[design/flow/design.v]
`timescale 1ns / 1ps
module Scrambler(
    input wire Clk,
    input wire Reset,
	 input wire En,
    input MAC_Data,
    output wire Scrambled_data
    );
	 reg [6:0] seed;              
	 wire Xored_seed = seed[3] ^ seed [6];
	 assign Scrambled_data = Xored_seed ^ MAC_Data;	
	 always@ (posedge Clk)begin
		if (Reset || ~En) begin
			seed <= 7'b1111111; 			 
		end
		else if (En)begin
			seed <= {seed[5:0] , Xored_seed};
		end
	 end
endmodule
`timescale 1ns / 1ps
module Scrambler_control(
    input wire Clk,
    input wire MAC_Data,
    input wire Reset,
	 input wire En,
    output reg Out
    );
	 wire Scrambled_data;
	 reg start_scramble ;
	 reg [6:0] Preamble_signal_length;
	 reg [11:0] FIFO;
	 Scrambler scrambler (
    .Clk(Clk), 
    .Reset(Reset), 
    .En(start_scramble), 
    .MAC_Data(FIFO[0]), 
    .Scrambled_data(Scrambled_data)
    );
	 always@(posedge Clk) begin
		 if (~En || Reset ) begin
			Out <= 1'b0;	 
			Preamble_signal_length <= 7'b0;
			start_scramble <= 1'b0;
			FIFO <= 12'b0; 
		 end
		 else if ( Preamble_signal_length < 7'd12 )begin
			Out <= 1'b1;
			FIFO[Preamble_signal_length] <= MAC_Data;
			Preamble_signal_length <= Preamble_signal_length + 1'b1;
		 end
		 else if ( Preamble_signal_length < 7'd36 ) begin
			Out <= FIFO[0];
			FIFO <= {MAC_Data,FIFO[11:1]};
			Preamble_signal_length <= Preamble_signal_length + 1'b1; 
		 end
		 else if ( Preamble_signal_length < 7'd84 ) begin
			start_scramble <= 1'b1;	 
			Out <= Scrambled_data;
			FIFO <={MAC_Data,FIFO[11:1]};
			Preamble_signal_length <= Preamble_signal_length + 1'b1; 
		 end 
		 else begin 
			Out <= 1'b0;
			FIFO <= 12'b0;	 
		 end
	 end
endmodule
`timescale 1ns / 1ps
module Encoder(
    input wire Data,
    input wire Clk,
    input wire Reset,
	 input wire EN,
    output wire Out
    );
	 parameter datalen = 48;
	 parameter indexsize = $clog2(2*datalen); 
	 parameter FIFOsize =100;
	 reg [FIFOsize:1] FIFO,NextFIFO;  
	 reg [6:1] shift;
	 reg [indexsize:1] in_index;
    always@ (Data , FIFO , shift , in_index)begin	
			NextFIFO = FIFO >> 1;
			if (in_index >= 1 && in_index <= FIFOsize)
				NextFIFO[in_index] = (Data ^ shift[1] ^ shift[2] ^ shift[4] ^ shift[5 ]);
			if (in_index+1 <= FIFOsize)
				NextFIFO[in_index+1] = (Data ^ shift[1] ^ shift[4] ^ shift[5] ^ shift[6]);
	 end
	 always@ (posedge Clk)begin
		if(Reset == 1'b1 || ~EN)begin
			shift <= 6'b0;  
			FIFO <= {FIFOsize{1'b0}};
			in_index <= {indexsize{1'b0}};
		end
		else begin
			FIFO <= NextFIFO;
			in_index <= in_index + 1'b1;
			shift <= {Data,shift[6:2]};
		end
	 end
	 assign Out = FIFO[1];
endmodule
`timescale 1ns / 1ps
module convencoder_control(
    input Clk,
    input Reset,
    input En,
	 input Data,
    output kout
    );
	 wire encoded_data;
	 reg start_endcode ;
	 reg [5:0] Signal_length;
	 reg [3:0] Preamble_detection;
	 reg [8:0] Data_lenght;
	 wire enable;
	 Encoder conv (
    .Data(Data), 
    .Clk(Clk), 
    .Reset(Reset), 
    .EN(start_endcode), 
    .Out(encoded_data));
	 always@ (posedge Clk)begin
		if (Reset || ~En)begin 
			start_endcode <= 1'b0;
			Preamble_detection <= 4'b0;
			Signal_length <= 6'b0;
		   Data_lenght <= 9'b0;
		end
		else if (Preamble_detection < 4'd12 && Preamble_detection != 12 )begin
			if (Data)begin
				Preamble_detection <= Preamble_detection + 1'b1;
			end
			else begin
				Preamble_detection <= 4'b0;
				end
		end
		else if (Signal_length < 5'd24) begin
			Signal_length <=  Signal_length + 1'b1;
		end	
		else if(Data_lenght < 96 ) begin
			start_endcode <=1;
			Data_lenght <= Data_lenght + 1'b1;
		end
		else
			start_endcode <=0;
	 end
	 assign enable = (Signal_length == 24)? 1'b1: 1'b0;
	 assign kout = (Reset || ~En)? 1'b0 :
						(Preamble_detection < 4'd12)?((Data)?1'b1:1'b0):
						(Signal_length < 5'd24)? Data:
						(Data_lenght < 96)?encoded_data:1'b0;
endmodule
`timescale 1ns / 1ps
module interleaver(
	 input wire Clk,
	 input wire Data,
	 input wire Reset,
	 input wire EN,
	 input wire [11:0] Size,
	 output wire Out
	 );
	 parameter Ncbps = 48;
	 parameter Nbpsc = 1;
	 parameter coding_rate = 1/2;
	 parameter OFDM_symbol = 1/2;
	 reg [96:1] in_data;			 
	 wire [2:0] sym_size;		 
	 wire [8:0] index;			 
	 reg [7:0] counter;			 
	 reg [6:0] index_out;		 
	 wire [1:0] s;					 
	 reg [6:0]temp_k;				 
	 reg [6:0]temp_x;				 
	 reg [6:0]temp_i;				 
	 integer j;
	 assign s = (Nbpsc/2 > 1)?Nbpsc/2:1;     
	 assign sym_size = (counter < 95)? 2'd0:   
							 (counter < 143)? 2'd1:
							 (counter < 191)? 2'd2:2'd3;
	 always@ (posedge Clk) begin
		if (~EN || Reset)begin															 
			in_data <= 96'b0;
			counter <= 8'b0;
			index_out <= 7'b0;
			temp_k <= 7'b0;
		end
		else if(counter < 192) begin			 
			if (counter < 96)												 
				in_data[counter+1] <= Data;													 
			if(counter >= 47)
				index_out <= index_out + 1'b1;  
			else
				temp_k <= temp_k + 1'b1;  													  
			counter <= counter + 1'b1;
		end	
		else
			counter <= 8'd200; 																 
	 end  
	 assign index = lut(index_out-48*sym_size) + 48*sym_size +1; 	 
	 assign Out = (counter < 40) ? 1'b0:												 
					  (counter < 143)? in_data[index] : 1'b0;
	 function [6:0] lut;
		input [6:0] a;
		reg [6:0] f_i;
		reg [6:0] f_x;
		begin
			f_i = (Ncbps>>4)*(a[3:0])+(a>>4);
			f_x = (s == 1)? 1'b0:(f_i+Ncbps-((86*Ncbps)/256));
			lut = (a < 48) ? s*(f_i>>(s-1))+f_x : 7'd0;
		end
	 endfunction
endmodule
`timescale 1ns / 1ps
module control_interleaver(
    input Clk,
    input Reset,
    input En,
	 input Data,
    output reg Out
    );
	 wire interleaved_data ;
	 reg start_Interleaver ;
	 reg [5:0] Signal_length;
	 reg [3:0] Preamble_detection;
	 reg [8:0] Data_lenght;
	 reg [8:0] counter;
	 wire enable;
	 reg [35:0] shiftreg; 
	 wire [11:0] size;
	 assign size = 96;
	 reg [5:0] out_index;
	interleaver interleaver (
    .Clk(Clk), 
    .Data(Data), 
    .Reset(Reset), 
    .EN(start_Interleaver), 
    .Size(size), 
    .Out(interleaved_data)
    );
	 always@ (posedge Clk)begin
		if (Reset || ~En)begin 
			start_Interleaver <= 1'b0;
			Preamble_detection <= 4'b0;
			Signal_length <= 6'b0;
		   Data_lenght <= 9'b0;
			counter <= 9'b0;
			shiftreg <= 36'b0;
			Out <= 1'b0;
			out_index <= 6'b0;
		end
		else if (Preamble_detection < 4'd12 )begin
			if (Data)begin
				Preamble_detection <= Preamble_detection + 1'b1;
				Out <= 1'b0;
				shiftreg[Preamble_detection] <= 1'b1;
			end
			else begin
				Preamble_detection <= 4'b0;
				Out <= 1'b0;
				shiftreg[Preamble_detection] <= 1'b0;
				end
		end
		else if (Signal_length < 5'd24) begin
			Signal_length <=  Signal_length + 1'b1;
			shiftreg[Preamble_detection + Signal_length] <= Data;
			if (Signal_length > 5'd1)begin
				Out <= shiftreg[out_index];
				out_index <= out_index + 1'b1;
			end
		end	
		else if (Data_lenght < 9'd96 && counter < 14)begin
			counter <= counter + 1'b1;
			start_Interleaver <=1;
			Out <= shiftreg[out_index];
			out_index <= out_index + 1'b1;
		end
		else if(Data_lenght < 9'd96 && counter < 192 ) begin
			Out <= interleaved_data ;
			start_Interleaver <=1;
			Data_lenght <= Data_lenght + 1'b1;
		end
		else
			Out <= 1'b0;
	 end
	 assign enable = (Signal_length == 24)? 1'b1: 1'b0;
endmodule
`timescale 1ns / 1ps
module deinterleaver(
	 input wire Clk,
	 input wire Data,
	 input wire Reset,
	 input wire EN,
	 input wire [11:0] Size,
	 output wire Out
	 );
	 parameter Ncbps = 48;
	 parameter Nbpsc = 1;
	 parameter x = 16/Ncbps;
	 reg [96:1] in_data;
	 wire [2:0] sym_size;
	 wire [8:0] index;
	 reg [7:0] counter;
	 reg [6:0] k;
	 reg [6:0] index_out;
	 wire [1:0] s;
	 reg [6:0]temp_k;
	 reg [6:0]temp_x;
	 reg [6:0]temp_i;
	 integer j;
	 assign s = (Nbpsc/2 > 1)?Nbpsc/2:1;     
	 assign sym_size = (counter < 95)? 2'd0:
							 (counter < 143)? 2'd1:
							 (counter < 191)? 2'd2:2'd3;
	 always@ (posedge Clk) begin
		if (~EN || Reset)begin
			in_data <= 96'b0;
			counter <= 8'b0;
			index_out <= 7'b0;
			temp_k <= 7'b0;
		end
		else if(counter < 192) begin
			if (counter < 96)												 
				in_data[counter+1] <= Data;
			if(counter >= 47)
				index_out <= index_out + 1'b1;
			else
				temp_k <= temp_k + 1'b1; 
			counter <= counter + 1'b1;
		end	
		else
			counter <= 8'd200;
	 end  
	 assign index = (counter < 160)? lut(index_out-48*sym_size) + 48*sym_size +1 : 1'b0; 
	 assign Out = (counter < 40) ? 1'b0:
					  (counter < 143)? in_data[index] : 1'b0;
	 function [6:0] lut;
		input [6:0] a;
		begin
			lut = (a < 48) ? 16*a - (Ncbps-1)*((a*86)/256) : 7'd0;
		end
	 endfunction
endmodule
`timescale 1ns / 1ps
module control_deinterleaver(
    input Clk,
    input Reset,
    input En,
	 input Data,
    output reg Out
    );
	 wire deinterleaved_data ;
	 reg start_Denterleaver ;
	 reg [5:0] Signal_length;
	 reg [3:0] Preamble_detection;
	 reg [8:0] Data_lenght;
	 reg [8:0] counter;
	 wire enable;
	 reg [35:0] shiftreg; 
	 wire [11:0] size;
	 assign size = 96;
	 reg [5:0] out_index;
	 deinterleaver deinterleaver (
    .Clk(Clk), 
    .Data(Data), 
    .Reset(Reset), 
    .EN(start_Denterleaver), 
    .Size(size), 
    .Out(deinterleaved_data)
    );
	 always@ (posedge Clk)begin
		if (Reset || ~En)begin 
			start_Denterleaver <= 1'b0;
			Preamble_detection <= 4'b0;
			Signal_length <= 6'b0;
		   Data_lenght <= 9'b0;
			counter <= 9'b0;
			shiftreg <= 36'b0;
			Out <= 1'b0;
			out_index <= 6'b0;
		end
		else if (Preamble_detection < 4'd12 )begin
			if (Data)begin
				Preamble_detection <= Preamble_detection + 1'b1;
				Out <= 1'b0;
				shiftreg[Preamble_detection] <= 1'b1;
			end
			else begin
				Preamble_detection <= 4'b0;
				Out <= 1'b0;
				shiftreg[Preamble_detection] <= 1'b0;
				end
		end
		else if (Signal_length < 5'd24) begin
			Signal_length <=  Signal_length + 1'b1;
			shiftreg[Preamble_detection + Signal_length] <= Data;
			end
		else if (Data_lenght < 9'd96 && counter < 48)begin
			counter <= counter + 1'b1;
			start_Denterleaver <=1;
			if (counter > 12)begin
				Out <= shiftreg[out_index];
				out_index <= out_index + 1'b1;
			end
		end
		else if(Data_lenght < 9'd96 && counter < 192 ) begin
			Out <= deinterleaved_data ;
			start_Denterleaver <=1;
			Data_lenght <= Data_lenght + 1'b1;
		end
		else
			Out <= 1'b0;
	 end
	 assign enable = (Signal_length == 24)? 1'b1: 1'b0;
endmodule
`timescale 1ns / 1ps
module Viterbidecoder(
    input wire Data,
    input wire Clk,
	 input wire EN,
    input wire Reset,
    output wire Out
    );
	 parameter in_size = 96;
	 parameter out_sise = 48;
	 reg flag_outputmod;									 
	 reg [47:0] outreg;     							 
	 reg [10:1] counter; 								 
	 reg [in_size-1:0] FIFO;							 
	 reg [6:1] CS,NS;        
	 reg [2:1] out0,out1,cost0,cost1;   			  
	 reg flag;												  
	 always@ (posedge Clk) begin
		if (Reset == 1'b1 || ~EN)	begin
			CS <= 6'b0;
			outreg <=48'b0;
			flag_outputmod <=0;
			counter <= 10'b0;
			FIFO <= {in_size{1'b0}};
			flag <=0;
		end
		else if ( counter < in_size && flag == 0 ) begin
			FIFO[counter] <= Data;
			if (counter == in_size -1)
				flag <=1;
			else	
				counter <= counter + 1'b1;
		end
		else if ( counter < 2*in_size && flag == 1)begin
					if (counter >= in_size && counter < in_size + 48)	 
						outreg[counter-in_size] <= CS[6];
					CS <= NS;
				   FIFO <= FIFO >> 2;
					counter <= counter + 1;
		end
		else if ( counter < (2*in_size+out_sise) && flag == 1) begin
			 flag_outputmod <=1;
			 outreg <= outreg>>1;
		end
	 end
	always@(*) begin
			out0[1] = 1'b0 ^ CS[1] ^ CS[2] ^ CS[4] ^ CS[5];
			out0[2] = 1'b0 ^ CS[1] ^ CS[4] ^ CS[5] ^ CS[6];
			cost0 = (FIFO[1]^out0[1]) + (FIFO[2]^out0[2]);
			out1[1] = 1'b1 ^ CS[1] ^ CS[2] ^ CS[4] ^ CS[5];
			out1[2] = 1'b1 ^ CS[1] ^ CS[4] ^ CS[5] ^ CS[6];
			cost1 = (FIFO[1]^out1[1]) + (FIFO[2]^out1[2]); 
			if(cost0 <= cost1)
				NS = {1'b0,CS[6:2]};
			else
				NS = {1'b1,CS[6:2]};
	end
	 assign Out = outreg[0];
endmodule
`timescale 1ns / 1ps
module viterbicontrol(
    input Clk,
    input Reset,
    input En,
	 input Data,
    output reg Out
    );
	 wire viterbied_data ;
	 reg start_Viterbi ;
	 reg [5:0] Signal_length;
	 reg [3:0] Preamble_detection;
	 reg [8:0] Data_lenght;
	 reg [8:0] counter;
	 wire enable;
	 reg [35:0] shiftreg; 
	 Viterbidecoder Viterbi (
    .Data(Data), 
    .Clk(Clk), 
    .EN(start_Viterbi), 
    .Reset(Reset), 
    .Out(viterbied_data)
    );
	 always@ (posedge Clk)begin
		if (Reset || ~En)begin 
			start_Viterbi <= 1'b0;
			Preamble_detection <= 4'b0;
			Signal_length <= 6'b0;
		   Data_lenght <= 9'b0;
			counter <= 9'b0;
			shiftreg <= 36'b0;
			Out <= 1'b0;
		end
		else if (Preamble_detection < 4'd12 )begin
			if (Data)begin
				Preamble_detection <= Preamble_detection + 1'b1;
				Out <= 1'b0;
				shiftreg[Preamble_detection] <= 1'b1;
			end
			else begin
				Preamble_detection <= 4'b0;
				Out <= 1'b0;
				shiftreg[Preamble_detection] <= 1'b0;
				end
		end
		else if (Signal_length < 5'd24) begin
			Signal_length <=  Signal_length + 1'b1;
			Out <= 1'b0;
			shiftreg[Preamble_detection + Signal_length] <= Data;
		end	
		else if (Data_lenght < 9'd96 && counter < 156)begin
			Out <= 1'b0;
			start_Viterbi <=1;
			Data_lenght <= Data_lenght + 1'b1;
			counter <= counter + 1'b1;
		end
		else if(counter < 156)
			counter <= counter + 1'b1;
		else if (Signal_length == 5'd24 && counter < 192) begin
			Out <= shiftreg[0];
			shiftreg <= shiftreg >> 1 ;
			counter <= counter + 1'b1;
			Data_lenght <= 9'b0;		
		end
		else if(Data_lenght < 9'd96 && counter == 192 ) begin
			Out <= viterbied_data ;
			start_Viterbi <=1;
			Data_lenght <= Data_lenght + 1'b1;
		end
		else
			Out <= 1'b0;
	 end
	 assign enable = (Signal_length == 24)? 1'b1: 1'b0;
endmodule
`timescale 1ns / 1ps
module Descrambler(
    input wire Clk,
    input wire Reset,
    input wire Scrambled_Data,
    input wire En,
    output wire Descrambled_Data
    );
	 reg [2:0] counter_intial_seed;
	 reg [6:0] seed;
	 assign Descrambled_Data = (counter_intial_seed > 7'd6)?Scrambled_Data^seed[6]^seed[3]:1'b0;
	 always@(posedge Clk)begin
		if( ~En || Reset )begin
			seed <= 7'b0;
			counter_intial_seed <= 3'b0;
		end
		else if ( En )begin 
			if (counter_intial_seed < 3'd7)begin
				seed <= {seed[5:0],Scrambled_Data};
				counter_intial_seed <= counter_intial_seed+1;
			end 
			else 
				seed <= { seed[5:0] , seed[6]^seed[3] };
		end
	 end
endmodule
`timescale 1ns / 1ps
module Descrambler_control(
    input Clk,
    input Reset,
    input En,
	 input Data,
    output reg Out
    );
	 wire Descrambled_data;
	 reg start_Descramble ;
	 reg [5:0] Signal_length;
	 reg [3:0] Preamble_detection;
	 reg [6:0] Data_lenght;
	Descrambler descrambler (
		 .Clk(Clk), 
		 .Reset(Reset), 
		 .Scrambled_Data(Data), 
		 .En(start_Descramble), 
		 .Descrambled_Data(Descrambled_data)
		 ); 
	 always@ (posedge Clk)begin
		if (Reset || ~En)begin 
			start_Descramble <= 1'b0;
			Preamble_detection <= 4'b0;
			Signal_length <= 6'b0;
		   Data_lenght <= 7'b0;
			Out <= 1'b0;
		end
		else if (Preamble_detection < 4'd12 )begin
			if (Data)begin
				Preamble_detection <= Preamble_detection + 1'b1;
				Out <= 1'b0;
			end
			else
				Preamble_detection <= 4'b0;
		end
		else if (Signal_length < 5'd24) begin
			Signal_length <=  Signal_length + 1'b1;
			Out <= Data;
		end	
		else if(Data_lenght < 6'd48 ) begin
			Out <= Descrambled_data;
			start_Descramble <=1;
			Data_lenght <= Data_lenght + 1'b1;
		end
		else
			Out <= 1'b0;
	 end
endmodule
`timescale 1ns / 1ps
module Topmodule(
    input wire Clk,
    input wire Data,
    input wire Reset,
    input wire En,
    output reg Out
    );
	 wire Out_scrambler;
	 wire Out_descrambler;
	 wire Out_convendcoder;
	 wire Out_viterbi;
	 wire Out_interleaver;
	 wire Out_deinterleaver;
	 reg [9:0] counter;
	 Scrambler_control Scrambler (
    .Clk(Clk), 
    .MAC_Data(Data), 
    .Reset(Reset), 
    .En(En), 
    .Out(Out_scrambler)
    );
	 convencoder_control convendcoder (
    .Clk(Clk), 
    .Reset(Reset), 
    .En(En), 
    .Data(Out_scrambler), 
    .kout(Out_convendcoder)
    );
	 control_interleaver interleaved (
    .Clk(Clk), 
    .Reset(Reset), 
    .En(En), 
    .Data(Out_convendcoder), 
    .Out(Out_interleaver)
    );
	 control_deinterleaver deinterleaved (
    .Clk(Clk), 
    .Reset(Reset), 
    .En(En), 
    .Data(Out_interleaver), 
    .Out(Out_deinterleaver) 
    );
	 viterbicontrol vit (
    .Data(Out_deinterleaver), 
    .Clk(Clk), 
    .En(En), 
    .Reset(Reset), 
    .Out(Out_viterbi)
    );
	 Descrambler_control Descrambler (
    .Clk(Clk),  
    .Reset(Reset), 
    .En(En), 
    .Data(Out_viterbi), 
    .Out(Out_descrambler)
    );
	always@ (posedge Clk)begin
		if(~En || Reset) begin
			Out <= 1'b0;
			counter <= 10'b0;
		end
		else 
			Out <= Out_descrambler;
	end
endmodule
[design/flow/run.sh]
#!/bin/bash
# the make line also repeats each setting of config.mk as NAME=value (left out here)
make -C /OpenROAD-flow-scripts/flow DESIGN_CONFIG=/design/flow/config.mk WORK_HOME=/design/flow/orfs CLKGATE_MAP_FILE= finish
[design/flow/config.mk]
export PLATFORM = sky130hd
export DESIGN_NAME = Topmodule
export DESIGN_NICKNAME = Topmodule
export VERILOG_FILES = /design/flow/design.v
export SDC_FILE = /design/flow/constraint.sdc
export NUM_CORES = 4
export LEC_CHECK = 0
export CAP_MARGIN = 15
export CORE_MARGIN = 2
export CORE_UTILIZATION = 72
export CTS_CLUSTER_DIAMETER = 29
export CTS_CLUSTER_SIZE = 32
export GPL_ROUTABILITY_DRIVEN = 0
export PLACE_DENSITY_LB_ADDON = 0.0
export SETUP_SLACK_MARGIN = 2.33
export SLEW_MARGIN = 20
export TNS_END_PERCENT = 100
[design/flow/constraint.sdc]
create_clock -name core_clock -period 7.94 [get_ports {Clk}]
set_input_delay 1.5880 -clock core_clock [delete_from_list [all_inputs] [get_ports {Clk}]]
set_output_delay 1.5880 -clock core_clock [all_outputs]
set_load 0.01 [all_outputs]
==> results of run 1 <==
[final cells by class]
type	count	area, um2
clock buffers	201	4410
clock inverters	95	1330
fillers	3849	9910
inverters	143	537
multi-input cells	4509	29100
flip-flops and latches	783	15700
well taps	846	1060
repair buffers	163	1250
[metrics by stage]
stage	setup WS [ps]	power (mW)	cell area [um2]
finish	-1630	11.1	53400
global route	-2070	11.3	53400
CTS	-1520	11.1	53000
detailed placement	-1610	4.10	47000
global placement	-1300	4.10	47000
floorplan	-1310	4.07	46500
[routing by layer]
layer / vias to the layer above / GRT usage, % / wire, um
met5: - / 0 / 6
li1: 21000 / - / -
met1: 21600 / 49.7 / 54300
met2: 2883 / 63.1 / 63200
met3: 610 / 8.12 / 13700
met4: 2 / 19.2 / 5940
[repair_timing]
| action | 4_1_cts | 5_1_grt |
|---|---|---|
| buffers inserted | 7 | 18 |
| gates cloned | 0 | 0 |
| pin swaps | 18 | 58 |
| endpoints found under the setup margin | 92 | 74 |
| hold endpoints to repair | 0 | 0 |
| resized | 35 | 60 |
==> Slide: Implementation Results, run 1 <==
Key Metrics from the Run

STA
  • Worst relative slew slack: 14.2%
  • Cycle use final: 121%
  • Final TNS setup: -1630 ps
  • Final clock skew: 33.0 ps
  • Fin worst setup slack: -1630 ps
  • Setup repair after global routing missed its margin: yes
  • Worst Max-Slew Pin Slew: 1270 ps
  • Endpoints failing setup: 1
  • Highest clock frequency the design can meet: 0.105 GHz
  • Hold WS: 402 ps
  • Final tally of hold violations: 0
  • Crit path time final: 9570 ps
  • Max Slew Vio Count: 0

Power
  • VDD IR-drop max: 0.292 mV
  • Clock network fraction of total power: 63.8%
  • Switching pwr: 2.44 mW
  • Pint: 8.67 mW
  • Static Leakage: 18.4 nW
  • Dominant power group: the clock network
  • Clk power: 7.08 mW
  • Power Combinational: 0.0831 mW
  • Gate power share: 0.7%
  • Part of the power in registers: 35.5%
  • Switching power share of the total: 21.9%
  • Power density of the placed cells: 208 nW/um2
  • Total sequential power: 3.94 mW

GRT
  • Final global-route overflow total: 0
  • Number of antenna violations at the first check in global routing: 1
  • Largest net degree at the start of global routing: 108
  • First-pass GRT wire length: 218 mm
  • Vias in the first global route: 43500
  • Total global-route track usage: 39.0%

Yosys
  • Flip-flops with a built-in enable: 0
  • Number of standard cells reported by yosys: 5866
  • Dominant cell area share: 33.8%
  • Simple-Gate Area Share: 22.4%
  • Avg Synthesized Cell Area: 7.90 um2
  • Cell type with the largest total area: sky130_fd_sc_hd__dfxtp_1
  • Dominant comb cell: simple AND/OR/NAND/NOR gates
  • Predominant post-synthesis flop cell: sky130_fd_sc_hd__dfxtp_1
  • Xor and xnor area share after synthesis: 4.13%
  • Cell count after synthesis: 5866
  • Top cells by instance count after synthesis: sky130_fd_sc_hd__dfxtp_1, sky130_fd_sc_hd__nand2_1, sky130_fd_sc_hd__nor2_1, sky130_fd_sc_hd__a21oi_1, sky130_fd_sc_hd__o21ai_0
  • Yosys Warn Count: 13
  • Dominant cells by area after synthesis: sky130_fd_sc_hd__dfxtp_1, sky130_fd_sc_hd__nand2_1, sky130_fd_sc_hd__a21oi_1, sky130_fd_sc_hd__mux2i_1, sky130_fd_sc_hd__nor2_1
  • Proportion of synthesized chip area in sequential cells: 33.8%
  • Adder and majority gate portion of the synthesized area: 5.36%
  • Most popular library cell in the synthesized design by count: sky130_fd_sc_hd__dfxtp_1
  • Mux share: 8.23%
  • Ao+oa area frac: 21.2%
  • Synthesized registers: 783
  • Post-synthesis cell area: 46300 um2
  • Synth cell types: 103
  • Post-synthesis async set-or-reset flop share: 0%
  • Number of nets produced by synthesis: 6054
  • Chip area line of the yosys report: 46300 um2

Clocking
  • Late-Pin Clk Latency: 760 ps
  • Maximum buffer depth of the clock tree: 3
  • Clock Sinks: 783
  • Register clock-pin slew on the reported worst setup and hold paths: 50 ps
  • Clock tree from TritonCTS: yes
  • Cts bufs inserted: 160
  • Maximum level of the CTS H-tree: 4
  • Hold_buf cts: 0
  • CTS root buf: sky130_fd_sc_hd__clkbuf_16

Worst hold path
  • Type of the most critical hold path: reg -> reg
  • Hold Crit Start: Scrambler.scrambler.seed[2]
  • WHS Path Cells: 1
  • Hold Path Sink: Scrambler.scrambler.seed[3]

Drt
  • Vias per inst: 6.84
  • Wire per inst: 20.3 um
  • Antenna Violating Nets Remaining: 0
  • Vias after detailed routing: 46100
  • DRC Markers: 0
  • Number of DRC markers in iteration 0: 6356
  • Ant. Diodes: 0
  • DRT Pass-1 Iters: 10
  • Detailed Route WL: 137 mm

Critical path
  • Element type at the critical path start: flip-flop
  • Highest net fanout along the worst path: 3
  • Endpoint of the worst setup timing path: deinterleaved.Out
  • Length in cells of the worst reg-to-reg path: 44
  • Crit path DRT: 8640 ps
  • Cell at the slowest stage of the critical path: sky130_fd_sc_hd__fa_1
  • CP max stage delay: 540 ps
  • Worst path bufs/invs: 4
  • Cell family with the largest share of critical-path delay: adder cells
  • Critical R2R Capture: deinterleaved.Out
  • Start of the worst register-to-register path: deinterleaved.deinterleaver.counter[0]
  • Register-to-register path setup slack: -1630 ps
  • Kind of critical path: reg -> reg
  • Critical Path Source: deinterleaved.deinterleaver.counter[0]
  • Data arrival, critical path: 10270 ps
  • Endpoint kind of the worst setup timing path: flip-flop
  • Most Frequent Cell on Critical Path: sky130_fd_sc_hd__fa_1
  • Crit. path cell count: 44

Floorplan
  • Fp util: 73.2%
  • Overall chip area: 66400 um2
  • Horizontal extent of the die: 258 um
  • Row count: 92
  • Core outline area: 63300 um2
  • Die boundary height: 258 um
  • Ports placed on the boundary: 5

Final layout
  • Synth-to-Final Area Change: 15.3%
  • NumNets Final: 5948
  • Final core utilization: 84.3%
  • Final non-filler cell total: 6740

Place
  • Estimated wirelength of the detail-placed design: 81.8 mm
  • Total instance count after detailed placement: 6418
  • Count of input and output buffers: 4

Outcome
  • Failing Checks: negative setup slack
  • Outcome: complete, but fails checks

Job
  • Max_cap viols: 0
  • OpenROAD warnings: 62
==> run 2: changes to the inputs <==
CAP_MARGIN = 40   (was 15)
CELL_PAD_IN_SITES_GLOBAL_PLACEMENT = 0   (was unset)
CTS_CLUSTER_DIAMETER = 172   (was 29)
CTS_CLUSTER_SIZE = 17   (was 32)
GPL_ROUTABILITY_DRIVEN = unset   (was 0)
HOLD_SLACK_MARGIN = 0.04   (was unset)
PLACE_DENSITY = 0.66   (was unset)
PLACE_DENSITY_LB_ADDON = unset   (was 0.0)
SETUP_SLACK_MARGIN = -0.66   (was 2.33)
TNS_END_PERCENT = unset   (was 100)
clock period = 8.33 ns   (was 7.94 ns; I/O delays follow)
==> run 2 against run 1 <==
Still fails the layout checks on negative setup slack. Maximum frequency up 0.25%. Sequential share of layout area is 2.7 points higher. Die size is the same.
==> Slide: Implementation Results, run 2 <==
Key Metrics from the Run

Yosys
  • Xor and xnor area share after synthesis: 4.13% (unchanged)
  • Top cells by instance count after synthesis: sky130_fd_sc_hd__dfxtp_1, sky130_fd_sc_hd__nand2_1, sky130_fd_sc_hd__nor2_1, sky130_fd_sc_hd__a21oi_1, sky130_fd_sc_hd__o21ai_0
  • Predominant post-synthesis flop cell: sky130_fd_sc_hd__dfxtp_1
  • Number of nets produced by synthesis: 6054 (unchanged)
  • Synthesized registers: 783 (unchanged)
  • Flip-flops with a built-in enable: 0 (unchanged)
  • Number of standard cells reported by yosys: 5866 (unchanged)
  • Dominant cell area share: 33.8% (unchanged)
  • Most popular library cell in the synthesized design by count: sky130_fd_sc_hd__dfxtp_1
  • Adder and majority gate portion of the synthesized area: 5.36% (unchanged)
  • Post-synthesis async set-or-reset flop share: 0% (unchanged)
  • Proportion of synthesized chip area in sequential cells: 33.8% (unchanged)
  • Cell type with the largest total area: sky130_fd_sc_hd__dfxtp_1
  • Mux share: 8.23% (unchanged)
  • Dominant comb cell: simple AND/OR/NAND/NOR gates
  • Simple-Gate Area Share: 22.4% (unchanged)
  • Cell count after synthesis: 5866 (unchanged)
  • Ao+oa area frac: 21.2% (unchanged)
  • Yosys Warn Count: 13 (unchanged)
  • Dominant cells by area after synthesis: sky130_fd_sc_hd__dfxtp_1, sky130_fd_sc_hd__nand2_1, sky130_fd_sc_hd__a21oi_1, sky130_fd_sc_hd__mux2i_1, sky130_fd_sc_hd__nor2_1
  • Post-synthesis cell area: 46300 um2 (unchanged)
  • Chip area line of the yosys report: 46300 um2 (unchanged)
  • Synth cell types: 103 (unchanged)
  • Avg Synthesized Cell Area: 7.90 um2 (unchanged)

Floorplan
  • Die boundary height: 258 um (unchanged)
  • Row count: 92 (unchanged)
  • Overall chip area: 66400 um2 (unchanged)
  • Core outline area: 63300 um2 (unchanged)
  • Horizontal extent of the die: 258 um (unchanged)
  • Fp util: 73.2% (unchanged)
  • Ports placed on the boundary: 5 (unchanged)

Worst hold path
  • Hold Path Sink: Scrambler.scrambler.seed[1]
  • Type of the most critical hold path: reg -> reg
  • Hold Crit Start: Scrambler.scrambler.seed[0]
  • WHS Path Cells: 1 (unchanged)

Critical path
  • Endpoint of the worst setup timing path: deinterleaved.Out
  • Critical Path Source: deinterleaved.deinterleaver.counter[1]
  • CP max stage delay: 500 ps (-40 ps)
  • Kind of critical path: reg -> reg
  • Critical R2R Capture: deinterleaved.Out
  • Element type at the critical path start: flip-flop
  • Cell family with the largest share of critical-path delay: adder cells
  • Start of the worst register-to-register path: deinterleaved.deinterleaver.counter[1]
  • Length in cells of the worst reg-to-reg path: 46 (+4.5%)
  • Cell at the slowest stage of the critical path: sky130_fd_sc_hd__fa_1
  • Endpoint kind of the worst setup timing path: flip-flop
  • Highest net fanout along the worst path: 4 (+1)
  • Crit path DRT: 8850 ps (+210 ps)
  • Crit. path cell count: 46 (+4.5%)
  • Worst path bufs/invs: 9 (+5)
  • Register-to-register path setup slack: -1220 ps (+410 ps)
  • Data arrival, critical path: 10070 ps (-200 ps)

Power
  • Switching power share of the total: 21.8% (-0.099 points)
  • VDD IR-drop max: 0.187 mV (-36%)
  • Switching pwr: 1.37 mW (-44%)
  • Clock network fraction of total power: 38.9% (-25 points)
  • Power Combinational: 0.0778 mW
  • Static Leakage: 16.4 nW (-11%)
  • Total sequential power: 3.74 mW (-5.1%)
  • Part of the power in registers: 59.8% (+24 points)
  • Power density of the placed cells: 128 nW/um2 (-38%)
  • Clk power: 2.44 mW (-66%)
  • Pint: 4.89 mW (-44%)
  • Overall Power: 6.26 mW (-44%)
  • Gate power share: 1.2% (+0.5 points)
  • Dominant power group: registers

Drt
  • Detailed Route WL: 123 mm (-10%)
  • DRC Markers: 0 (unchanged)
  • Ant. Diodes: 0 (unchanged)
  • Wire per inst: 18.9 um (-7.3%)
  • Number of DRC markers in iteration 0: 5035 (-21%)
  • Vias after detailed routing: 43400 (-5.8%)
  • DRT Pass-1 Iters: 6 (-4)
  • Antenna Violating Nets Remaining: 0 (unchanged)
  • Vias per inst: 6.66 (-2.6%)

GRT
  • Final global-route overflow total: 0 (unchanged)
  • Total global-route track usage: 35.8% (-3.2 points)
  • Number of antenna violations at the first check in global routing: 0 (-1)
  • Vias in the first global route: 40200 (-7.4%)
  • Largest net degree at the start of global routing: 86 (-20%)
  • First-pass GRT wire length: 203 mm (-7.1%)

Clocking
  • Clock Sinks: 783 (unchanged)
  • Maximum level of the CTS H-tree: 2 (-2)
  • CTS root buf: sky130_fd_sc_hd__clkbuf_16
  • Register clock-pin slew on the reported worst setup and hold paths: 70 ps (+20 ps)
  • Cts bufs inserted: 52 (-68%)
  • Late-Pin Clk Latency: 650 ps (-110 ps)
  • Clock tree from TritonCTS: yes
  • Maximum buffer depth of the clock tree: 3 (unchanged)

Place
  • DP Worst Slack: -1240 ps (+362 ps)
  • Total instance count after detailed placement: 6448 (+0.47%)
  • Total placed instance area: 47400 um2 (+0.85%)
  • RePlAce Congestion: 0.949
  • Estimated wirelength of the detail-placed design: 82.4 mm (+0.83%)
  • Count of input and output buffers: 4 (unchanged)

STA
  • Fin worst setup slack: -1220 ps (+414 ps)
  • Hold WS: 411 ps (+9.05 ps)
  • Highest clock frequency the design can meet: 0.105 GHz (+0.25%)
  • Endpoints failing setup: 1 (unchanged)
  • Final clock skew: 31.6 ps (-1.34 ps)
  • Final tally of hold violations: 0 (unchanged)
  • Worst relative slew slack: 40.6% (+26 points)
  • Max Slew Vio Count: 0 (unchanged)
  • Cycle use final: 115% (-5.9 points)
  • Worst Max-Slew Pin Slew: 891 ps (-384 ps)
  • Crit path time final: 9550 ps (-23.5 ps)
  • Setup repair after global routing missed its margin: yes
  • Final TNS setup: -1220 ps (+414 ps)

Final layout
  • Final non-filler cell total: 6517 (-3.3%)
  • NumNets Final: 5856 (-1.5%)
  • Total of fill cells in the finished design: 4801 (+25%)
  • Final core utilization: 77.3% (-7.1 points)
  • Final cell area excluding filler cells: 48900 um2 (-8.4%)
  • Synth-to-Final Area Change: 5.59%

Outcome
  • Outcome: complete, but fails checks
  • Failing Checks: negative setup slack

Job
  • OpenROAD warnings: 63 (+1.6%)
  • Max_cap viols: 0 (unchanged)
## run 2: area by class of cell
| type | instances | area, um2 | share of cell area [%] |
|---|---|---|---|
| flip-flops and latches | 783 | 15700 | 32.1 |
| multi-input cells | 4509 | 28700 | 58.7 |
| repair buffers | 179 | 1550 | 3.16 |
| clock inverters | 3 | 33.8 | 0.0691 |
| inverters | 143 | 537 | 1.10 |
| well taps | 846 | 1060 | 2.16 |
| clock buffers | 54 | 1330 | 2.72 |
## run 2: layer usage
metal,routed length [um],GRT usage [%],vias to the layer above
met5,0,0,-
met4,3890,12.3,0
met3,10300,4.99,332
met2,56700,58.5,2044
met1,52000,48.7,20400
li1,-,-,20700
## run 2: repair_timing
| item | CTS | global route |
|---|---|---|
| resized | 3 | 6 |
| hold buffers | 0 | 0 |
| cloned | 0 | 0 |
| endpoints found under the setup margin | 1 | 1 |
| pin swaps | 5 | 3 |
| setup buffers | 3 | 1 |
==> run 3: changes to the inputs <==
CAP_MARGIN = 15   (was 40)
CTS_CLUSTER_SIZE = unset   (was 17)
HOLD_SLACK_MARGIN = -0.09   (was 0.04)
PLACE_DENSITY = 0.63   (was 0.66)
SETUP_SLACK_MARGIN = 0.42   (was -0.66)
SLEW_MARGIN = 40   (was 20)
clock period = 8.12 ns   (was 8.33 ns; I/O delays follow)
==> run 3 against run 2 <==
Global-route usage is 0.65 points higher. Die size stayed put. Combinational power is 3.6% higher. Critical endpoint unchanged. Largest cell class unchanged. Clock skew is 8.8 ps lower. Still fails the layout checks on negative setup slack.
==> Slide: Implementation Results, run 3 <==
Key Metrics from the Run

STA
  • Max Slew Vio Count: 0 (unchanged)
  • Crit path time final: 9480 ps (-70.1 ps)
  • Cycle use final: 117% (+2.1 points)
  • Worst relative slew slack: 40.5% (-0.11 points)
  • Final tally of hold violations: 0 (unchanged)
  • Final clock skew: 22.9 ps (-8.76 ps)
  • Highest clock frequency the design can meet: 0.106 GHz (+0.74%)
  • Worst Max-Slew Pin Slew: 892 ps (+1.64 ps)
  • Fin worst setup slack: -1360 ps (-140 ps)
  • Hold WS: 411 ps (-0.760 ps)
  • Endpoints failing setup: 1 (unchanged)
  • Setup repair after global routing missed its margin: yes

Final layout
  • Synth-to-Final Area Change: 8.31%
  • Final core utilization: 79.3% (+2.0 points)
  • Total of fill cells in the finished design: 4515 (-6.0%)
  • Area used by sequential logic in the layout: 15700 um2 (about the same)
  • NumNets Final: 5852 (-0.068%)
  • Final cell area excluding filler cells: 50200 um2 (+2.6%)
  • Multi-input gate area in the final layout: 28900 um2 (+0.72%)

Clocking
  • CTS root buf: sky130_fd_sc_hd__clkbuf_16
  • Clock tree from TritonCTS: yes
  • Register clock-pin slew on the reported worst setup and hold paths: 60 ps (about the same)
  • Maximum level of the CTS H-tree: 3 (+1)
  • Maximum buffer depth of the clock tree: 3 (unchanged)
  • Clock Sinks: 783 (unchanged)
  • Hold_buf cts: 0 (unchanged)
  • Late-Pin Clk Latency: 640 ps (about the same)
  • Cts bufs inserted: 83 (+60%)

Floorplan
  • Horizontal extent of the die: 258 um (unchanged)
  • Row count: 92 (unchanged)
  • Die boundary height: 258 um (unchanged)
  • Ports placed on the boundary: 5 (unchanged)
  • Fp util: 73.2% (unchanged)
  • Overall chip area: 66400 um2 (unchanged)
  • Core outline area: 63300 um2 (unchanged)

Power
  • Clk power: 3.98 mW (+63%)
  • Dominant power group: the clock network
  • Static Leakage: 16.9 nW (+3.2%)
  • Pint: 6.23 mW (+27%)
  • Clock network fraction of total power: 50.3% (+11 points)
  • Switching pwr: 1.67 mW (+22%)
  • Switching power share of the total: 21.2% (-0.67 points)
  • Part of the power in registers: 48.7% (-11 points)
  • Total sequential power: 3.84 mW (+3%)
  • Power Combinational: 0.0806 mW (+3.6%)
  • Gate power share: 1.0% (-0.2 points)
  • Power density of the placed cells: 157 nW/um2 (+23%)
  • VDD IR-drop max: 0.160 mV (-15%)

GRT
  • Vias in the first global route: 40900 (+1.7%)
  • Final global-route overflow total: 0 (unchanged)
  • First-pass GRT wire length: 206 mm (+1.4%)
  • Largest net degree at the start of global routing: 108 (+26%)
  • Number of antenna violations at the first check in global routing: 0 (unchanged)
  • Total global-route track usage: 36.4% (+0.65 points)

Yosys
  • Xor and xnor area share after synthesis: 4.13% (unchanged)
  • Post-synthesis async set-or-reset flop share: 0% (unchanged)
  • Avg Synthesized Cell Area: 7.90 um2 (unchanged)
  • Post-synthesis cell area: 46300 um2 (unchanged)
  • Chip area line of the yosys report: 46300 um2 (unchanged)
  • Flip-flops with a built-in enable: 0 (unchanged)
  • Predominant post-synthesis flop cell: sky130_fd_sc_hd__dfxtp_1
  • Mux share: 8.23% (unchanged)
  • Number of standard cells reported by yosys: 5866 (unchanged)
  • Cell type with the largest total area: sky130_fd_sc_hd__dfxtp_1
  • Simple-Gate Area Share: 22.4% (unchanged)
  • Dominant cell area share: 33.8% (unchanged)
  • Dominant comb cell: simple AND/OR/NAND/NOR gates
  • Ao+oa area frac: 21.2% (unchanged)
  • Synthesized registers: 783 (unchanged)
  • Yosys Warn Count: 13 (unchanged)
  • Synth cell types: 103 (unchanged)
  • Adder and majority gate portion of the synthesized area: 5.36% (unchanged)
  • Dominant cells by area after synthesis: sky130_fd_sc_hd__dfxtp_1, sky130_fd_sc_hd__nand2_1, sky130_fd_sc_hd__a21oi_1, sky130_fd_sc_hd__mux2i_1, sky130_fd_sc_hd__nor2_1
  • Top cells by instance count after synthesis: sky130_fd_sc_hd__dfxtp_1, sky130_fd_sc_hd__nand2_1, sky130_fd_sc_hd__nor2_1, sky130_fd_sc_hd__a21oi_1, sky130_fd_sc_hd__o21ai_0
  • Cell count after synthesis: 5866 (unchanged)
  • Most popular library cell in the synthesized design by count: sky130_fd_sc_hd__dfxtp_1
  • Proportion of synthesized chip area in sequential cells: 33.8% (unchanged)
  • Number of nets produced by synthesis: 6054 (unchanged)

Place
  • Count of input and output buffers: 4 (unchanged)
  • Estimated wirelength of the detail-placed design: 80.7 mm (-2.1%)
  • RePlAce Congestion: 0.961 (+1.3%)
  • Total placed instance area: 47200 um2 (-0.55%)

Critical path
  • Register-to-register path setup slack: -1360 ps (-140 ps)
  • Crit. path cell count: 42 (-8.7%)
  • Endpoint kind of the worst setup timing path: flip-flop
  • Critical R2R Capture: deinterleaved.Out
  • Crit path DRT: 8630 ps (-220 ps)
  • Critical Path Source: deinterleaved.deinterleaver.counter[0]
  • Cell family with the largest share of critical-path delay: adder cells
  • Worst path bufs/invs: 7 (-2)
  • Kind of critical path: reg -> reg
  • Highest net fanout along the worst path: 4 (unchanged)
  • Data arrival, critical path: 9990 ps (-80 ps)
  • Element type at the critical path start: flip-flop
  • Endpoint of the worst setup timing path: deinterleaved.Out
  • Length in cells of the worst reg-to-reg path: 42 (-8.7%)
  • Start of the worst register-to-register path: deinterleaved.deinterleaver.counter[0]
  • CP max stage delay: 560 ps (+60 ps)
  • Cell at the slowest stage of the critical path: sky130_fd_sc_hd__fa_1
  • Most Frequent Cell on Critical Path: sky130_fd_sc_hd__fa_1

Drt
  • Detailed Route WL: 125 mm (+1.9%)
  • Antenna Violating Nets Remaining: 0 (unchanged)
  • Number of DRC markers in iteration 0: 5351 (+6.3%)
  • Ant. Diodes: 0 (unchanged)
  • Vias after detailed routing: 43800 (+0.80%)
  • DRT Pass-1 Iters: 8 (+2)
  • Wire per inst: 19.1 um (+1.0%)
  • Vias per inst: 6.66 (about the same)
  • DRC Markers: 0 (unchanged)

Worst hold path
  • Hold Crit Start: Scrambler.scrambler.seed[5]
  • WHS Path Cells: 1 (unchanged)
  • Type of the most critical hold path: reg -> reg
  • Hold Path Sink: Scrambler.scrambler.seed[6]

Outcome
  • Failing Checks: negative setup slack
  • Outcome: complete, but fails checks

Job
  • Max_cap viols: 0 (unchanged)
  • OpenROAD warnings: 65 (+3.2%)
-- run 3: layout make-up --
type / instances / area share (%)
multi-input cells: 4509 / 57.7
repair buffers: 144 / 2.27
flip-flops and latches: 783 / 31.3
inverters: 143 / 1.07
clock inverters: 24 / 0.835
well taps: 846 / 2.11
clock buffers: 123 / 4.78
-- run 3: metrics by stage --
stage	worst slack (ps)	power, mW	TNS, ps	std cells
after floorplan	-1130	3.98	-1130	5866
after global placement	-1260	4.01	-1260	6415
after detailed placement	-1470	4.01	-1470	6417
after CTS	-1430	7.93	-1430	6567
after global routing	-1700	8.07	-1700	6572
final	-1360	7.90	-1360	6572
-- run 3: timing repair --
action,CTS,global route
resized,8,6
buffers inserted,3,3
setup endpoints to repair,1,1
pin swaps,23,16
-- run 3: layer usage --
layer	wire length [um]	global-route usage, %
met5	0	0
met4	4180	13.3
met3	10200	5.11
met2	58200	59.9
met1	52700	48.9
==> run 4: changes to the inputs <==
CAP_MARGIN = 20   (was 15)
CELL_PAD_IN_SITES_GLOBAL_PLACEMENT = unset   (was 0)
CORE_UTILIZATION = 40   (was 72)
CTS_CLUSTER_DIAMETER = unset   (was 172)
GPL_TIMING_DRIVEN = 0   (was unset)
HOLD_SLACK_MARGIN = unset   (was -0.09)
MAX_ROUTING_LAYER = met4   (was unset)
PLACE_DENSITY = unset   (was 0.63)
SETUP_SLACK_MARGIN = unset   (was 0.42)
SLEW_MARGIN = 20   (was 40)
TNS_END_PERCENT = 55   (was unset)
clock period = 12.0 ns   (was 8.12 ns; I/O delays follow)
==> run 4 against run 3 <==
The run now finishes clean. Clock skew rose by 9.2 ps. Via count grew 2.0%. Clock power is 27% lower. Core utilization decreased by 34 points. Critical endpoint unchanged.
==> Slide: Implementation Results, run 4 <==
Key Metrics from the Run

Critical path
  • Cell at the slowest stage of the critical path: sky130_fd_sc_hd__xor3_2
  • Data arrival, critical path: 11600 ps (+1610 ps)
  • Endpoint of the worst setup timing path: deinterleaved.Out
  • Element type at the critical path start: flip-flop
  • CP max stage delay: 540 ps (-20 ps)
  • Start of the worst register-to-register path: deinterleaved.deinterleaver.counter[2]
  • Critical Path Source: deinterleaved.deinterleaver.counter[2]
  • Worst path bufs/invs: 8 (+1)
  • Critical R2R Capture: deinterleaved.Out
  • Highest net fanout along the worst path: 12 (+8)
  • Cell family with the largest share of critical-path delay: adder cells
  • Endpoint kind of the worst setup timing path: flip-flop
  • Register-to-register path setup slack: 960 ps (+2320 ps)
  • Kind of critical path: reg -> reg
  • Crit path DRT: 12560 ps (+3930 ps)
  • Crit. path cell count: 43 (+2.4%)
  • Length in cells of the worst reg-to-reg path: 43 (+2.4%)

Yosys
  • Adder and majority gate portion of the synthesized area: 5.36% (unchanged)
  • Post-synthesis cell area: 46300 um2 (unchanged)
  • Mux share: 8.23% (unchanged)
  • Yosys Warn Count: 13 (unchanged)
  • Proportion of synthesized chip area in sequential cells: 33.8% (unchanged)
  • Xor and xnor area share after synthesis: 4.13% (unchanged)
  • Number of nets produced by synthesis: 6054 (unchanged)
  • Dominant comb cell: simple AND/OR/NAND/NOR gates
  • Cell count after synthesis: 5866 (unchanged)
  • Avg Synthesized Cell Area: 7.90 um2 (unchanged)
  • Post-synthesis async set-or-reset flop share: 0% (unchanged)
  • Chip area line of the yosys report: 46300 um2 (unchanged)
  • Top cells by instance count after synthesis: sky130_fd_sc_hd__dfxtp_1, sky130_fd_sc_hd__nand2_1, sky130_fd_sc_hd__nor2_1, sky130_fd_sc_hd__a21oi_1, sky130_fd_sc_hd__o21ai_0
  • Synth cell types: 103 (unchanged)
  • Predominant post-synthesis flop cell: sky130_fd_sc_hd__dfxtp_1
  • Most popular library cell in the synthesized design by count: sky130_fd_sc_hd__dfxtp_1
  • Simple-Gate Area Share: 22.4% (unchanged)
  • Dominant cell area share: 33.8% (unchanged)
  • Ao+oa area frac: 21.2% (unchanged)
  • Synthesized registers: 783 (unchanged)
  • Cell type with the largest total area: sky130_fd_sc_hd__dfxtp_1
  • Dominant cells by area after synthesis: sky130_fd_sc_hd__dfxtp_1, sky130_fd_sc_hd__nand2_1, sky130_fd_sc_hd__a21oi_1, sky130_fd_sc_hd__mux2i_1, sky130_fd_sc_hd__nor2_1
  • Flip-flops with a built-in enable: 0 (unchanged)
  • Number of standard cells reported by yosys: 5866 (unchanged)

Power
  • Switching pwr: 1.25 mW (-25%)
  • Overall Power: 5.56 mW (-30%)
  • Clock network fraction of total power: 52.0% (+1.7 points)
  • Total sequential power: 2.60 mW (-32%)
  • Switching power share of the total: 22.5% (+1.3 points)
  • Dominant power group: the clock network
  • VDD IR-drop max: 0.116 mV (-28%)
  • Gate power share: 1.2% (+0.2 points)
  • Clk power: 2.89 mW (-27%)
  • Static Leakage: 16.8 nW (-0.43%)
  • Part of the power in registers: 46.8% (-1.9 points)
  • Power Combinational: 0.0662 mW
  • Pint: 4.31 mW (-31%)
  • Power density of the placed cells: 108 nW/um2 (-31%)

Outcome
  • Outcome: no timing/DRC/antenna violations

Clocking
  • Maximum level of the CTS H-tree: 3 (unchanged)
  • Clock Sinks: 783 (unchanged)
  • Register clock-pin slew on the reported worst setup and hold paths: 60 ps (about the same)
  • CTS root buf: sky130_fd_sc_hd__clkbuf_16
  • Late-Pin Clk Latency: 680 ps (+40 ps)
  • Maximum buffer depth of the clock tree: 3 (unchanged)
  • Cts bufs inserted: 93 (+12%)
  • Post-CTS Setup Repair Bufs: 0 (-3)
  • Clock tree from TritonCTS: yes

Floorplan
  • Ports placed on the boundary: 5 (unchanged)
  • Core outline area: 115000 um2 (+81%)
  • Horizontal extent of the die: 344 um (+34%)
  • Die boundary height: 344 um (+34%)
  • Row count: 124 (+35%)
  • Fp util: 40.4% (-33 points)
  • Overall chip area: 119000 um2 (+79%)

GRT
  • Final global-route overflow total: 0 (unchanged)
  • Total global-route track usage: 25.4% (-11 points)
  • Vias in the first global route: 42000 (+2.6%)
  • First-pass GRT wire length: 236 mm (+15%)
  • Number of antenna violations at the first check in global routing: 1 (+1)
  • Largest net degree at the start of global routing: 13 (-88%)

Place
  • RePlAce Congestion: 0.984 (+2.5%)
  • Estimated wirelength of the detail-placed design: 106 mm (+31%)
  • Count of input and output buffers: 4 (unchanged)
  • DP Worst Slack: 626 ps (+2100 ps)

Drt
  • Vias after detailed routing: 44600 (+2.0%)
  • Wire per inst: 19.9 um (+4.4%)
  • Detailed Route WL: 150 mm (+20%)
  • Antenna Violating Nets Remaining: 0 (unchanged)
  • Vias per inst: 5.91 (-11%)
  • DRT Pass-1 Iters: 8 (unchanged)
  • DRC Markers: 0 (unchanged)
  • Number of DRC markers in iteration 0: 4545 (-15%)

STA
  • Endpoints failing setup: 0 (-1)
  • Worst relative slew slack: 22.8% (-18 points)
  • Final clock skew: 32.1 ps (+9.21 ps)
  • Crit path time final: 11040 ps (+1560 ps)
  • Worst Max-Slew Pin Slew: 1150 ps (+255 ps)
  • Setup repair after global routing missed its margin: no
  • Highest clock frequency the design can meet: 0.0906 GHz (-14%)
  • Final TNS setup: 0 ps (+1360 ps)
  • Max Slew Vio Count: 0 (unchanged)
  • Fin worst setup slack: 962 ps (+2320 ps)
  • Final tally of hold violations: 0 (unchanged)
  • Cycle use final: 92.0% (-25 points)

Final layout
  • NumNets Final: 6155 (+5.2%)
  • Total of fill cells in the finished design: 11400 (+150%)
  • Synth-to-Final Area Change: 11.0%

Worst hold path
  • WHS Path Cells: 1 (unchanged)
  • Type of the most critical hold path: reg -> reg
  • Hold Crit Start: Scrambler.scrambler.seed[1]
  • Hold Path Sink: Scrambler.scrambler.seed[2]

Job
  • Max_cap viols: 0 (unchanged)
  • OpenROAD warnings: 58 (-11%)
## run 4: repair_timing
item | in CTS | in global routing
resized | 0 | 2
endpoints found under the setup margin | 0 | 1
hold buffers | 0 | 0
## run 4: final cells by class
cell class	instances	area, um2	area share [%]
Multi-Input combinational cell	4509	28500	55.4
Sequential cell	783	15700	30.5
Clock buffer	138	2760	5.37
Tap cell	1512	1890	3.68
Buffer	431	1700	3.30
Inverter	143	537	1.04
Clock inverter	31	323	0.628
Timing Repair Buffer	6	58.8	0.114
Antenna cell	1	2.50	0.00487
## run 4: per-stage QoR
step	instances	hold WS (ps)	cell area, um2	utilization (%)
final	7554	406	51400	44.9
after global routing	7554	422	51400	44.9
after CTS	7552	410	51400	44.8
after detailed placement	7383	401	48300	42.1
after global placement	7382	391	48300	42.1
after floorplan	5866	386	46300	-
## run 4: layer usage
layer | vias to the layer above | share of wire (%) | global-route usage, %
li1 | 21300 | - | -
met1 | 21300 | 44 | 33.2
met2 | 1648 | 45 | 39.7
met3 | 377 | 6.8 | 3.74
met4 | 0 | 4.0 | 9.86
met5 | - | 0 | -
==> run 5: changes to the inputs <==
ABC_AREA = 1   (was unset)
CAP_MARGIN = 40   (was 20)
CELL_PAD_IN_SITES_DETAIL_PLACEMENT = 1   (was unset)
CORE_MARGIN = 4   (was 2)
CTS_CLUSTER_SIZE = 100   (was unset)
MIN_ROUTING_LAYER = met2   (was unset)
PLACE_DENSITY_LB_ADDON = 0.11   (was unset)
SETUP_SLACK_MARGIN = 1.86   (was unset)
SLEW_MARGIN = 30   (was 20)
TNS_END_PERCENT = 65   (was 55)
clock period = 11.4 ns   (was 12.0 ns; I/O delays follow)
==> run 5 against run 4 <==
Still clean on timing, DRC and antenna. Routed wire length up 40%. First-iteration DRC count increased to 3.8 times the previous value. Non-clock buffer count rose by 23. Clock power rose by 16%. Clock-buffer cell count grew 1. Core utilization increased by 0.79 points. Area after synthesis increased by 3.0%. Synthesized cell count grew 24%. Critical endpoint unchanged. Highest routed layer unchanged.
==> Slide: Implementation Results, run 5 <==
Key Metrics from the Run

Floorplan
  • Overall chip area: 125000 um2 (+5.3%)
  • Fp util: 40.3% (-0.064 points)
  • Row count: 126 (+1.6%)
  • Ports placed on the boundary: 5 (unchanged)
  • Core outline area: 118000 um2 (+3.1%)
  • Die boundary height: 353 um (+2.6%)
  • Horizontal extent of the die: 353 um (+2.6%)

Clocking
  • Maximum buffer depth of the clock tree: 3 (unchanged)
  • Register clock-pin slew on the reported worst setup and hold paths: 60 ps (about the same)
  • CTS root buf: sky130_fd_sc_hd__clkbuf_16
  • Hold_buf cts: 0 (unchanged)
  • Clock tree from TritonCTS: yes
  • Late-Pin Clk Latency: 780 ps (+100 ps)
  • Cts bufs inserted: 97 (+4.3%)
  • Maximum level of the CTS H-tree: 3 (unchanged)
  • Clock Sinks: 783 (unchanged)

Drt
  • DRT Pass-1 Iters: 13 (+5)
  • Vias per inst: 8.04 (+36%)
  • Number of DRC markers in iteration 0: 17300 (+280%)
  • Detailed Route WL: 210 mm (+40%)
  • DRC Markers: 0 (unchanged)
  • Wire per inst: 23.2 um (+17%)
  • Antenna Violating Nets Remaining: 0 (unchanged)
  • Vias after detailed routing: 72800 (+63%)

GRT
  • Final global-route overflow total: 0 (unchanged)
  • Largest net degree at the start of global routing: 15 (+2)
  • Vias in the first global route: 78700 (+87%)
  • First-pass GRT wire length: 319 mm (+35%)
  • Total global-route track usage: 51.4% (+26 points)
  • Number of antenna violations at the first check in global routing: 0 (-1)

Place
  • Total instance count after detailed placement: 8811 (+19%)
  • Count of input and output buffers: 4 (unchanged)
  • RePlAce Congestion: 1.11 (+13%)
  • Estimated wirelength of the detail-placed design: 148 mm (+40%)
  • DP Worst Slack: 162 ps (-464 ps)

STA
  • Cycle use final: 86.6% (-5.4 points)
  • Fin worst setup slack: 1520 ps (+563 ps)
  • Final tally of hold violations: 0 (unchanged)
  • Final clock skew: 36.7 ps (+4.58 ps)
  • Worst relative slew slack: 35.2% (+12 points)
  • Crit path time final: 9880 ps (-1160 ps)
  • Final TNS setup: 0 ps (unchanged)
  • Endpoints failing setup: 0 (unchanged)
  • Max Slew Vio Count: 0 (unchanged)
  • Worst Max-Slew Pin Slew: 972 ps (-175 ps)
  • Highest clock frequency the design can meet: 0.101 GHz (+12%)
  • Setup repair after global routing missed its margin: yes
  • Hold WS: 405 ps (-0.225 ps)

Yosys
  • Yosys Warn Count: 13 (unchanged)
  • Xor and xnor area share after synthesis: 1.50% (-2.6 points)
  • Mux share: 0.0420% (-8.2 points)
  • Proportion of synthesized chip area in sequential cells: 32.9% (-0.97 points)
  • Flip-flops with a built-in enable: 0 (unchanged)
  • Most popular library cell in the synthesized design by count: sky130_fd_sc_hd__nand2_1
  • Post-synthesis async set-or-reset flop share: 0% (unchanged)
  • Synthesized registers: 783 (unchanged)
  • Cell type with the largest total area: sky130_fd_sc_hd__dfxtp_1
  • Adder and majority gate portion of the synthesized area: 5.20% (-0.15 points)
  • Number of nets produced by synthesis: 7450 (+23%)
  • Dominant cell area share: 32.9% (-0.97 points)
  • Synth cell types: 62 (-40%)
  • Dominant comb cell: simple AND/OR/NAND/NOR gates
  • Dominant cells by area after synthesis: sky130_fd_sc_hd__dfxtp_1, sky130_fd_sc_hd__nand2_1, sky130_fd_sc_hd__o21ai_0, sky130_fd_sc_hd__a21oi_1, sky130_fd_sc_hd__inv_1
  • Simple-Gate Area Share: 26.3% (+3.9 points)
  • Cell count after synthesis: 7262 (+24%)
  • Top cells by instance count after synthesis: sky130_fd_sc_hd__nand2_1, sky130_fd_sc_hd__inv_1, sky130_fd_sc_hd__dfxtp_1, sky130_fd_sc_hd__o21ai_0, sky130_fd_sc_hd__nor2_1
  • Chip area line of the yosys report: 47700 um2 (+3.0%)
  • Post-synthesis cell area: 47700 um2 (+3.0%)
  • Ao+oa area frac: 23.6% (+2.4 points)
  • Predominant post-synthesis flop cell: sky130_fd_sc_hd__dfxtp_1
  • Number of standard cells reported by yosys: 7262 (+24%)
  • Avg Synthesized Cell Area: 6.57 um2 (-17%)

Final layout
  • Final core utilization: 45.6% (+0.79 points)
  • Total of fill cells in the finished design: 15500 (+36%)
  • Final non-filler cell total: 9053 (+20%)
  • NumNets Final: 7618 (+24%)
  • Synth-to-Final Area Change: 13.1%

Critical path
  • Endpoint of the worst setup timing path: deinterleaved.Out
  • Length in cells of the worst reg-to-reg path: 58 (+35%)
  • Element type at the critical path start: flip-flop
  • Register-to-register path setup slack: 1520 ps (+560 ps)
  • Start of the worst register-to-register path: deinterleaved.deinterleaver.counter[0]
  • Cell at the slowest stage of the critical path: sky130_fd_sc_hd__fa_1
  • Highest net fanout along the worst path: 5 (-7)
  • Worst path bufs/invs: 12 (+4)
  • Kind of critical path: reg -> reg
  • Endpoint kind of the worst setup timing path: flip-flop
  • CP max stage delay: 580 ps (+40 ps)
  • Most Frequent Cell on Critical Path: sky130_fd_sc_hd__nand2_2
  • Data arrival, critical path: 10560 ps (-1040 ps)
  • Crit path DRT: 12090 ps (-470 ps)
  • Cell family with the largest share of critical-path delay: adder cells
  • Critical Path Source: deinterleaved.deinterleaver.counter[0]
  • Crit. path cell count: 58 (+35%)
  • Critical R2R Capture: deinterleaved.Out

Power
  • Total sequential power: 2.74 mW (+5%)
  • Switching pwr: 1.55 mW (+24%)
  • Clk power: 3.34 mW (+16%)
  • Power Combinational: 0.103 mW (+56%)
  • Pint: 4.63 mW (+7.4%)
  • Clock network fraction of total power: 54.1% (+2.1 points)
  • Dominant power group: the clock network
  • Static Leakage: 20.0 nW (+19%)
  • Switching power share of the total: 25.1% (+2.7 points)
  • VDD IR-drop max: 0.130 mV (+12%)
  • Gate power share: 1.7% (+0.5 points)
  • Part of the power in registers: 44.3% (-2.5 points)
  • Power density of the placed cells: 115 nW/um2 (+6.0%)

Worst hold path
  • Hold Crit Start: Scrambler.scrambler.seed[1]
  • WHS Path Cells: 2 (+1)
  • Type of the most critical hold path: reg -> reg
  • Hold Path Sink: Scrambler.scrambler.seed[2]

Job
  • OpenROAD warnings: 60 (+3.4%)
  • Max_cap viols: 0 (unchanged)

Outcome
  • Outcome: no timing/DRC/antenna violations
[run 5: final cells by class]
| class | count | area [um2] | area share [%] |
|---|---|---|---|
| repair buffers | 69 | 618 | 1.15 |
| clock buffers | 139 | 2800 | 5.18 |
| diodes | 7 | 17.5 | 0.0325 |
| flip-flops and latches | 783 | 15700 | 29.1 |
| well taps | 1536 | 1920 | 3.56 |
| inverters | 930 | 3500 | 6.49 |
| multi-input cells | 5158 | 27400 | 50.8 |
| clock inverters | 40 | 489 | 0.906 |
| plain buffers | 391 | 1510 | 2.80 |
[run 5: metrics by stage]
step                      power (mW)  area (um2)
after detailed placement        2.89       49800
after global placement          2.88       49700
final                           6.19       54000
after global routing            6.29       54000
after CTS                       6.13       53400
after floorplan                 2.84       47700
[run 5: per-layer routing]
metal / vias up / share of wire, % / global-route usage, %
met1: 24700 / 0 / -
li1: 24600 / - / -
met3: 2868 / 41 / 64.6
met4: 0 / 13 / 14.5
met2: 20600 / 46 / 58.9
met5: - / 0 / -
[run 5: repair_timing]
item / 4_1_cts / 5_1_grt
pin swaps: 42 / 41
buffers inserted: 22 / 6
endpoints found under the hold margin: 0 / 0
gates resized: 43 / 47
endpoints found under the setup margin: 1 / 1
cloned: 0 / 0
==> run 6: changes to the inputs <==
ABC_AREA = 0   (was 1)
CAP_MARGIN = 30   (was 40)
CELL_PAD_IN_SITES_DETAIL_PLACEMENT = 2   (was 1)
CELL_PAD_IN_SITES_GLOBAL_PLACEMENT = 2   (was unset)
CORE_MARGIN = 6   (was 4)
CORE_UTILIZATION = 23   (was 40)
CTS_CLUSTER_DIAMETER = 101   (was unset)
CTS_CLUSTER_SIZE = 46   (was 100)
HOLD_SLACK_MARGIN = 0.04   (was unset)
MAX_ROUTING_LAYER = unset   (was met4)
PLACE_DENSITY_LB_ADDON = 0.23   (was 0.11)
SETUP_SLACK_MARGIN = -0.66   (was 1.86)
SLEW_MARGIN = 25   (was 30)
TNS_END_PERCENT = unset   (was 65)
clock period = 8.33 ns   (was 11.4 ns; I/O delays follow)
==> run 6 against run 5 <==
The layout now fails its checks (negative setup slack). Maximum frequency hardly changed. Largest cell class unchanged. Synthesized cell count is 19% lower. Clock-buffer cell count is 77 lower. Clock skew is 5.3 ps higher. Critical path type unchanged. Core utilization is 19 points lower.
==> Slide: Implementation Results, run 6 <==
Key Metrics from the Run

Critical path
  • Data arrival, critical path: 10490 ps (-70 ps)
  • Endpoint of the worst setup timing path: deinterleaved.Out
  • Crit path DRT: 8950 ps (-3140 ps)
  • Length in cells of the worst reg-to-reg path: 46 (-21%)
  • Cell family with the largest share of critical-path delay: adder cells
  • Highest net fanout along the worst path: 3 (-2)
  • CP max stage delay: 540 ps (-40 ps)
  • Worst path bufs/invs: 10 (-2)
  • Element type at the critical path start: flip-flop
  • Kind of critical path: reg -> reg
  • Start of the worst register-to-register path: deinterleaved.deinterleaver.counter[0]
  • Crit. path cell count: 46 (-21%)

Power
  • Power Combinational: 0.121 mW (+20%)
  • Static Leakage: 16.7 nW (-17%)
  • Pint: 5.20 mW (+12%)
  • VDD IR-drop max: 0.163 mV (+26%)
  • Clk power: 3.41 mW (+2%)
  • Total sequential power: 3.74 mW (+36%)
  • Dominant power group: registers
  • Clock network fraction of total power: 46.9% (-7.2 points)
  • Switching power share of the total: 28.5% (+3.4 points)

Yosys
  • Synth cell types: 103 (+66%)
  • Synthesized registers: 783 (unchanged)
  • Number of nets produced by synthesis: 6054 (-19%)
  • Proportion of synthesized chip area in sequential cells: 33.8% (+0.97 points)
  • Cell type with the largest total area: sky130_fd_sc_hd__dfxtp_1
  • Yosys Warn Count: 13 (unchanged)
  • Dominant comb cell: simple AND/OR/NAND/NOR gates
  • Xor and xnor area share after synthesis: 4.13% (+2.6 points)
  • Most popular library cell in the synthesized design by count: sky130_fd_sc_hd__dfxtp_1
  • Predominant post-synthesis flop cell: sky130_fd_sc_hd__dfxtp_1
  • Top cells by instance count after synthesis: sky130_fd_sc_hd__dfxtp_1, sky130_fd_sc_hd__nand2_1, sky130_fd_sc_hd__nor2_1, sky130_fd_sc_hd__a21oi_1, sky130_fd_sc_hd__o21ai_0
  • Chip area line of the yosys report: 46300 um2 (-2.9%)
  • Post-synthesis async set-or-reset flop share: 0% (unchanged)
  • Dominant cells by area after synthesis: sky130_fd_sc_hd__dfxtp_1, sky130_fd_sc_hd__nand2_1, sky130_fd_sc_hd__a21oi_1, sky130_fd_sc_hd__mux2i_1, sky130_fd_sc_hd__nor2_1

Worst hold path
  • WHS Path Cells: 1 (-1)
  • Hold Path Sink: Scrambler.scrambler.seed[2]
  • Type of the most critical hold path: reg -> reg

Drt
  • DRT Pass-1 Iters: 8 (-5)
  • Antenna Violating Nets Remaining: 0 (unchanged)
  • DRC Markers: 0 (unchanged)
  • Number of DRC markers in iteration 0: 7905 (-54%)
  • Vias after detailed routing: 62100 (-15%)

Clocking
  • CTS root buf: sky130_fd_sc_hd__clkbuf_16
  • Clock Sinks: 783 (unchanged)
  • Cts bufs inserted: 56 (-42%)
  • Clock tree from TritonCTS: yes
  • Maximum buffer depth of the clock tree: 3 (unchanged)
  • Late-Pin Clk Latency: 780 ps (about the same)

Final layout
  • Final core utilization: 26.4% (-19 points)
  • NumNets Final: 6171 (-19%)

Floorplan
  • Die boundary height: 461 um (+30%)
  • Row count: 164 (+30%)
  • Core outline area: 200000 um2 (+69%)
  • Ports placed on the boundary: 5 (unchanged)
  • Horizontal extent of the die: 461 um (+30%)
  • Overall chip area: 212000 um2 (+70%)

STA
  • Highest clock frequency the design can meet: 0.101 GHz (about the same)
  • Final tally of hold violations: 0 (unchanged)
  • Endpoints failing setup: 1 (+1)
  • Hold WS: 411 ps (+5.76 ps)
  • Fin worst setup slack: -1540 ps (-3060 ps)
  • Worst Max-Slew Pin Slew: 1170 ps (+196 ps)
  • Setup repair after global routing missed its margin: yes

Place
  • Count of input and output buffers: 4 (unchanged)
  • DP Worst Slack: -2460 ps (-2620 ps)

Outcome
  • Outcome: complete, but fails checks
  • Failing Checks: negative setup slack

GRT
  • Number of antenna violations at the first check in global routing: 1 (+1)
  • Vias in the first global route: 72300 (-8.1%)

Job
  • OpenROAD warnings: 61 (+1.7%)
==> run 6: routing by layer <==
layer	wire (um)	track usage, %	vias up
li1	-	-	21200
met1	0	-	21300
met2	105000	33.8	18400
met3	88200	38.6	1131
met4	10500	3.69	68
met5	2090	8.51	-
==> run 6: final cells by class <==
cell class	instances	area, um2
sequential	783	15700
multi-input combinational	4509	28900
timing repair buffer	62	533
fill	23200	147000
clock buffer	62	1480
tap	2656	3320
inverter	143	546
antenna	7	17.5
clock inverter	40	548
buffer	428	1740
==> run 6: what timing repair did <==
item,4_1_cts,5_1_grt
pin swaps,37,29
hold buffers,0,0
endpoints found under the setup margin,1,1
resized,40,26
buffers inserted,27,3
cloned,0,0
==> run 6: through the flow <==
stage	power [mW]	area (um2)	setup TNS [ps]	cells
floorplan	3.88	46500	-916	5866
global route	7.45	52800	-1970	8683
detailed placement	3.94	50000	-2460	8532
global placement	3.94	49800	-2380	8526
finish	7.28	52800	-1540	8690
CTS	7.29	52400	-1430	8658
Power figures rest on the tool's default switching activity, not on a simulated workload.
